v11:
==> flow/design.v <==
`timescale 1ns / 1ps
module gain_core #(
    parameter integer DWIDTH = 16,  
    parameter integer GWIDTH = 16,  
    parameter integer FBITS  = 12   
)(
    input  wire                     clk,
    input  wire                     rst_n,      
    input  wire                     ce,         
    input  wire                     en,         
    input  wire signed [DWIDTH-1:0] data_i,     
    input  wire signed [GWIDTH-1:0] data_gain,  
    output reg  signed [DWIDTH-1:0] data_o      
);
    wire signed [DWIDTH+GWIDTH-1:0] mult_raw;
    wire signed [DWIDTH+GWIDTH-1:0] mult_rounded;
    wire signed [DWIDTH+GWIDTH-1-FBITS:0] mult_scaled;
    localparam signed [DWIDTH-1:0] MAX_VAL = {1'b0, {(DWIDTH-1){1'b1}}};  
    localparam signed [DWIDTH-1:0] MIN_VAL = {1'b1, {(DWIDTH-1){1'b0}}};  
    assign mult_raw = data_i * data_gain;
    assign mult_rounded = mult_raw + (1 << (FBITS-1));
    assign mult_scaled = mult_rounded >>> FBITS;
    always @(posedge clk) begin
        if (!rst_n) begin
            data_o <= 0;
        end else if (ce) begin
            if (!en) begin
                data_o <= data_i;
            end else begin
                if (mult_scaled > MAX_VAL) begin
                    data_o <= MAX_VAL;
                end else if (mult_scaled < MIN_VAL) begin
                    data_o <= MIN_VAL;
                end else begin
                    data_o <= mult_scaled[DWIDTH-1:0];
                end
            end
        end
    end
endmodule
`timescale 1ns / 1ps
module axis_gain_wrapper #(
    parameter integer C_S_AXI_DATA_WIDTH = 32,
    parameter integer C_S_AXI_ADDR_WIDTH = 4,
    parameter integer AUDIO_WIDTH        = 16,
    parameter integer GAIN_FBITS         = 12
)(
    input  wire aclk,
    input  wire aresetn,
    input  wire [31:0] s_axis_tdata,
    input  wire        s_axis_tlast,
    input  wire        s_axis_tvalid,
    output wire        s_axis_tready,
    output wire [31:0] m_axis_tdata,
    output wire        m_axis_tlast,
    output wire        m_axis_tvalid,
    input  wire        m_axis_tready,
    input  wire [C_S_AXI_ADDR_WIDTH-1:0] s_axi_awaddr,
    input  wire                          s_axi_awvalid,
    output reg                           s_axi_awready,
    input  wire [C_S_AXI_DATA_WIDTH-1:0] s_axi_wdata,
    input  wire [3:0]                    s_axi_wstrb,
    input  wire                          s_axi_wvalid,
    output reg                           s_axi_wready,
    output reg  [1:0]                    s_axi_bresp,
    output reg                           s_axi_bvalid,
    input  wire                          s_axi_bready,
    input  wire [C_S_AXI_ADDR_WIDTH-1:0] s_axi_araddr,
    input  wire                          s_axi_arvalid,
    output reg                           s_axi_arready,
    output reg  [C_S_AXI_DATA_WIDTH-1:0] s_axi_rdata,
    output reg  [1:0]                    s_axi_rresp,
    output reg                           s_axi_rvalid,
    input  wire                          s_axi_rready
);
    reg [31:0] reg_control;
    reg [31:0] reg_gain_l;
    reg [31:0] reg_gain_r;
    wire [1:0] addr_w = s_axi_awaddr[3:2];
    wire [1:0] addr_r = s_axi_araddr[3:2];
    always @(posedge aclk) begin
        if (!aresetn) begin
            s_axi_awready <= 1'b0;
            s_axi_wready  <= 1'b0;
            s_axi_bvalid  <= 1'b0;
            s_axi_bresp   <= 2'b00;
            reg_control <= 32'b0;
            reg_gain_l  <= 32'h0000_1000;  
            reg_gain_r  <= 32'h0000_1000;
        end else begin
            if (!s_axi_awready && s_axi_awvalid && s_axi_wvalid) begin
                s_axi_awready <= 1'b1;
                s_axi_wready  <= 1'b1;
                case (addr_w)
                    2'h0: reg_control <= s_axi_wdata;
                    2'h1: reg_gain_l  <= s_axi_wdata;
                    2'h2: reg_gain_r  <= s_axi_wdata;
                    default: ;
                endcase
            end else begin
                s_axi_awready <= 1'b0;
                s_axi_wready  <= 1'b0;
            end
            if (s_axi_awready && !s_axi_bvalid) begin
                s_axi_bvalid <= 1'b1;
                s_axi_bresp  <= 2'b00;
            end else if (s_axi_bready) begin
                s_axi_bvalid <= 1'b0;
            end
        end
    end
    always @(posedge aclk) begin
        if (!aresetn) begin
            s_axi_arready <= 1'b0;
            s_axi_rvalid  <= 1'b0;
            s_axi_rdata   <= 32'b0;
            s_axi_rresp   <= 2'b00;
        end else begin
            if (!s_axi_arready && s_axi_arvalid) begin
                s_axi_arready <= 1'b1;
                s_axi_rvalid  <= 1'b1;
                case (addr_r)
                    2'h0: s_axi_rdata <= reg_control;
                    2'h1: s_axi_rdata <= reg_gain_l;
                    2'h2: s_axi_rdata <= reg_gain_r;
                    default: s_axi_rdata <= 32'b0;
                endcase
            end else begin
                s_axi_arready <= 1'b0;
                if (s_axi_rvalid && s_axi_rready)
                    s_axi_rvalid <= 1'b0;
            end
        end
    end
    reg valid_d;
    reg last_d;
    wire stream_ready = m_axis_tready || !valid_d;
    assign s_axis_tready = stream_ready;
    assign m_axis_tvalid = valid_d;
    assign m_axis_tlast  = last_d;
    wire core_ce     = stream_ready;
    wire gain_enable = reg_control[0];
    gain_core #(
        .DWIDTH(AUDIO_WIDTH),
        .GWIDTH(16),
        .FBITS (GAIN_FBITS)
    ) u_gain_l (
        .clk       (aclk),
        .rst_n     (aresetn),
        .ce        (core_ce),
        .en        (gain_enable),
        .data_i    (s_axis_tdata[15:0]),
        .data_gain (reg_gain_l[15:0]),
        .data_o    (m_axis_tdata[15:0])
    );
    gain_core #(
        .DWIDTH(AUDIO_WIDTH),
        .GWIDTH(16),
        .FBITS (GAIN_FBITS)
    ) u_gain_r (
        .clk       (aclk),
        .rst_n     (aresetn),
        .ce        (core_ce),
        .en        (gain_enable),
        .data_i    (s_axis_tdata[31:16]),
        .data_gain (reg_gain_r[15:0]),
        .data_o    (m_axis_tdata[31:16])
    );
    always @(posedge aclk) begin
        if (!aresetn) begin
            valid_d <= 1'b0;
            last_d  <= 1'b0;
        end else if (stream_ready) begin
            valid_d <= s_axis_tvalid;
            last_d  <= s_axis_tlast;
        end
    end
endmodule
clock: 4.71 ns
lec_check: 0
cap_margin: 20
core_margin: 2
core_utilization: 72
cts_cluster_diameter: 394
cts_cluster_size: 99
place_density: 0.39
slew_margin: 20
tns_end_percent: 10
run.sh (not shown) runs the stock make flow with config.mk's settings and CLKGATE_MAP_FILE=.
Finished, but not clean: v11, with setup timing.
## Diff of input files: v59 against v11
--- a/flow/config.mk
+++ b/flow/config.mk
@@ -9,7 +9,3 @@
 export CORE_MARGIN = 2
-export CORE_UTILIZATION = 72
-export CTS_CLUSTER_DIAMETER = 394
-export CTS_CLUSTER_SIZE = 99
-export PLACE_DENSITY = 0.39
+export CORE_UTILIZATION = 40
 export SLEW_MARGIN = 20
-export TNS_END_PERCENT = 10
==> flow/constraint.sdc <==
create_clock -name core_clock -period 8.0 [get_ports {aclk}]
set_input_delay 1.6000 -clock core_clock [delete_from_list [all_inputs] [get_ports {aclk}]]
set_output_delay 1.6000 -clock core_clock [all_outputs]
set_load 0.01 [all_outputs]
Findings:
v11: flow complete, layout not clean; failing: setup timing. v59 finished end to end and its layout was clean on timing, DRC and antenna. Compared with v11, v59 shows final cell count that has gone up by a few percent. Portion of total power attributed to the clock network sits higher in v59 than in v11. From v11 to v59 the numbers moved as follows: tapcell count higher; cell-internal power lower; instance count after placement with tap cells included higher; total power lower; first-pass GRT wire length lower. The layout overhead on the synthesized area number comes out lower for v59 vs v11. v59 falls short of v11 in area of the core. The critical path required time in v59 was higher than what v11 gave.
What v58 does differently from v59 at the input level:
--- a/flow/config.mk
+++ b/flow/config.mk
@@ -7,5 +7,13 @@
 export LEC_CHECK = 0
+export ABC_AREA = 1
 export CAP_MARGIN = 20
+export CELL_PAD_IN_SITES_DETAIL_PLACEMENT = 2
+export CORE_ASPECT_RATIO = 0.69
 export CORE_MARGIN = 2
-export CORE_UTILIZATION = 40
-export SLEW_MARGIN = 20
+export CORE_UTILIZATION = 29
+export GPL_TIMING_DRIVEN = 1
+export HOLD_SLACK_MARGIN = -0.1
+export MIN_ROUTING_LAYER = met2
+export PLACE_DENSITY = 0.56
+export SLEW_MARGIN = 25
+export TNS_END_PERCENT = 30
--- outcome ---
As of v58, number of rows created at floorplan had risen slightly compared to v59.
Compared with v59, in v58 count of distinct cell types in the synthesized netlist decreased 26; number of cells upsized or downsized after cts now sits higher; simple-gate share of the synthesized area has increased; total placed cells including tap cells saw an increase.
Sort v58 and v59 by fraction of synthesized area in multiplexers, ascending, and v58 comes first.
Going from v59 to v58, summed standard-cell area reported by yosys grew by a few percent.
What ended v58 was a tool error in global routing; the run never finished.
v58 and v59 ended up with nearly the same number of buffers created by CTS.
Here is what was changed in the inputs of v3 compared with v58.
==> flow/config.mk <==
export PLATFORM = sky130hd
export DESIGN_NAME = axis_gain_wrapper
export DESIGN_NICKNAME = axis_gain_wrapper
export VERILOG_FILES = /design/flow/design.v
export SDC_FILE = /design/flow/constraint.sdc
export NUM_CORES = 4
export LEC_CHECK = 0
export CAP_MARGIN = 20
export CELL_PAD_IN_SITES_GLOBAL_PLACEMENT = 1
export CORE_ASPECT_RATIO = 0.59
export CORE_MARGIN = 2
export CORE_UTILIZATION = 21
export CTS_CLUSTER_DIAMETER = 149
export CTS_CLUSTER_SIZE = 57
export GPL_ROUTABILITY_DRIVEN = 1
export GPL_TIMING_DRIVEN = 0
export HOLD_SLACK_MARGIN = 0.1
export SETUP_SLACK_MARGIN = 1.36
export SLEW_MARGIN = 20
export TNS_END_PERCENT = 20
v3 reached the end of the flow, and the finished layout is clean on the timing, DRC and antenna checks.
Delta (v3 minus v58): number of standard cells reported by yosys dropped 769; yosys stat chip area dropped about 6%.
Comparing compound-gate portion of the synthesized area for v3 and v58, the smaller number came from v58.
Going from v58 to v3, total of cells resized after clock tree synthesis went up by about 600%; fraction of synthesized area in multiplexers went up by 1.3 points; post-CTS setup buffer count went up by 24; quantity of I/O buffers inserted on ports went down by about 2.7%; standard cell core area went up by about 30%.
Area of the chip ended up about 30% higher on v3 than on v58.
Modified inputs, v26 compared to v3
==> flow/config.mk <==
export PLATFORM = sky130hd
export DESIGN_NAME = axis_gain_wrapper
export DESIGN_NICKNAME = axis_gain_wrapper
export VERILOG_FILES = /design/flow/design.v
export SDC_FILE = /design/flow/constraint.sdc
export NUM_CORES = 4
export LEC_CHECK = 0
export CAP_MARGIN = 20
export CORE_ASPECT_RATIO = 0.69
export CORE_MARGIN = 2
export CORE_UTILIZATION = 29
export GPL_TIMING_DRIVEN = 1
export HOLD_SLACK_MARGIN = -0.1
export MIN_ROUTING_LAYER = met2
export PLACE_DENSITY = 0.56
export SLEW_MARGIN = 25
export TNS_END_PERCENT = 30
Findings:
- Relative to v3, clock power share has gone up in v26.
- Taking v26 over v3, the total die size ratio works out to 0.73.
- Sort v3 and v26 by share of the final layout cell area in multi-input gates, descending, and v3 comes first.
- Summary of v26 over v3: highest cell delay on the worst timing path lower; clock insertion delay at the later pin of the skew report decreased by 0.02 ns relative to the old numbers; design area picked up an extra about 0.6%.
Power is estimated from default activity; no workload was simulated.
